Design FPA_final, start of the top module:
module FPA_final (
input clk,
input rst,
input [31 : 0] in1,
input [31 : 0] in2,
output [31 : 0] OUT
);
Size: about 96 flip-flops, roughly 0.016 sq mm of cells after synthesis.
export LEC_CHECK = 0
export CAP_MARGIN = 20
export CORE_MARGIN = 2
export CORE_UTILIZATION = 65
export CTS_CLUSTER_SIZE = 44
export SETUP_SLACK_MARGIN = 3.25
export SLEW_MARGIN = 20
create_clock -name core_clock -period 11.6 [get_ports {clk}]
run.sh (not shown) runs the stock make flow with config.mk's settings and CLKGATE_MAP_FILE=.
The first run died in 5_1_grt with GRT-0116.
Then changed:
--- a/flow/config.mk
+++ b/flow/config.mk
@@ -8,6 +8,5 @@
 export CAP_MARGIN = 20
 export CORE_MARGIN = 2
-export CORE_UTILIZATION = 65
-export CTS_CLUSTER_SIZE = 44
-export SETUP_SLACK_MARGIN = 3.25
+export CORE_UTILIZATION = 70
+export CTS_CLUSTER_SIZE = 30
 export SLEW_MARGIN = 20
==> flow/constraint.sdc (replaced) <==
create_clock -name core_clock -period 12.4 [get_ports {clk}]
set_input_delay 2.4800 -clock core_clock [delete_from_list [all_inputs] [get_ports {clk}]]
set_output_delay 2.4800 -clock core_clock [all_outputs]
set_load 0.01 [all_outputs]
Outcome: Now the flow aborted during 3_5_place_dp on DPL-0033. Die area fell by 7.0%. Synthesized cell count stays the same. Area after synthesis does not change.
Then changed:
--- a/flow/config.mk
+++ b/flow/config.mk
@@ -6,7 +6,8 @@
 export NUM_CORES = 4
 export LEC_CHECK = 0
+export ABC_AREA = 1
 export CAP_MARGIN = 20
 export CORE_MARGIN = 2
-export CORE_UTILIZATION = 70
-export CTS_CLUSTER_SIZE = 30
+export CORE_UTILIZATION = 64
 export SLEW_MARGIN = 20
+export TNS_END_PERCENT = 15
==> flow/constraint.sdc (replaced) <==
create_clock -name core_clock -period 13.8 [get_ports {clk}]
set_input_delay 2.7600 -clock core_clock [delete_from_list [all_inputs] [get_ports {clk}]]
set_output_delay 2.7600 -clock core_clock [all_outputs]
set_load 0.01 [all_outputs]
Outcome: This time the run ended with an error in 5_1_grt with GRT-0232; area after synthesis fell by 2.6%; synthesized cell count increases by 19%; die area rose by 6.3%.
Then changed:
--- a/flow/config.mk
+++ b/flow/config.mk
@@ -6,8 +6,6 @@
 export NUM_CORES = 4
 export LEC_CHECK = 0
-export ABC_AREA = 1
 export CAP_MARGIN = 20
 export CORE_MARGIN = 2
-export CORE_UTILIZATION = 64
+export CORE_UTILIZATION = 59
 export SLEW_MARGIN = 20
-export TNS_END_PERCENT = 15
==> flow/constraint.sdc (replaced) <==
create_clock -name core_clock -period 20.0 [get_ports {clk}]
set_input_delay 4.0000 -clock core_clock [delete_from_list [all_inputs] [get_ports {clk}]]
set_output_delay 4.0000 -clock core_clock [all_outputs]
set_load 0.01 [all_outputs]
After rerunning:
- This time the run produced a clean layout
- die size came out higher by 11%
- area after synthesis came out higher by 2.7%
- synthesized cell count came out lower by 16%


== alpha ==
FPA_final again, from the RTL that the note above started with.
==> flow/config.mk <==
export PLATFORM = sky130hd
export DESIGN_NAME = FPA_final
export DESIGN_NICKNAME = FPA_final
export VERILOG_FILES = /design/flow/design.v
export SDC_FILE = /design/flow/constraint.sdc
export NUM_CORES = 4
export LEC_CHECK = 0
export CAP_MARGIN = 20
export CORE_MARGIN = 9
export CORE_UTILIZATION = 40
export GPL_TIMING_DRIVEN = 0
export SLEW_MARGIN = 20
==> flow/constraint.sdc <==
create_clock -name core_clock -period 22.0 [get_ports {clk}]
set_input_delay 4.4000 -clock core_clock [delete_from_list [all_inputs] [get_ports {clk}]]
set_output_delay 4.4000 -clock core_clock [all_outputs]
set_load 0.01 [all_outputs]
alpha completed end to end with timing, DRC and antenna clean.
The inputs of beta differ from those of alpha as listed below.
--- a/flow/config.mk
+++ b/flow/config.mk
@@ -9,4 +9,6 @@
 export CORE_MARGIN = 9
-export CORE_UTILIZATION = 40
+export CORE_UTILIZATION = 50
 export GPL_TIMING_DRIVEN = 0
+export MIN_ROUTING_LAYER = met2
+export PLACE_DENSITY_LB_ADDON = 0.25
 export SLEW_MARGIN = 20
- As the logs show, beta stopped at 5_1_grt after a tool error, so it never reached the end of the flow.
- Diff alpha..beta | cell area after synthesis | unchanged
- Routability congestion estimate from global placement: beta higher than alpha
- From alpha to beta, I/O pin total did not move at all.
- In the metrics for beta and alpha, the one carrying the higher die size is alpha.
- TritonCTS buffer count: beta vs alpha identical
- Diff alpha..beta | cell count after synthesis | negligible
- beta ends up with a number of placed instances, taps included that is 3.0% lower than in alpha.
- Looking at placed wire-length estimate across both flows, beta is the stronger of the two, with alpha trailing.
- Area of the placeable core was higher in alpha than in beta.
Modified inputs, gamma compared to beta
--- a/flow/config.mk
+++ b/flow/config.mk
@@ -8,7 +8,4 @@
 export CAP_MARGIN = 20
-export CORE_MARGIN = 9
-export CORE_UTILIZATION = 50
-export GPL_TIMING_DRIVEN = 0
-export MIN_ROUTING_LAYER = met2
-export PLACE_DENSITY_LB_ADDON = 0.25
+export CORE_MARGIN = 2
+export CORE_UTILIZATION = 40
 export SLEW_MARGIN = 20
==> flow/constraint.sdc <==
create_clock -name core_clock -period 20.0 [get_ports {clk}]
set_input_delay 4.0000 -clock core_clock [delete_from_list [all_inputs] [get_ports {clk}]]
set_output_delay 4.0000 -clock core_clock [all_outputs]
set_load 0.01 [all_outputs]
Findings:
Overall die height: gamma and beta compared, lower one is beta. Going from beta to gamma, final HPWL from detailed placement shrank by about 5.5%; width of the die has increased; floorplan-stage core utilization went down 11 points. gamma: full flow OK, the timing, design-rule and antenna checks passed. gamma against beta: placement row count now larger; die outline area +3000 um2.
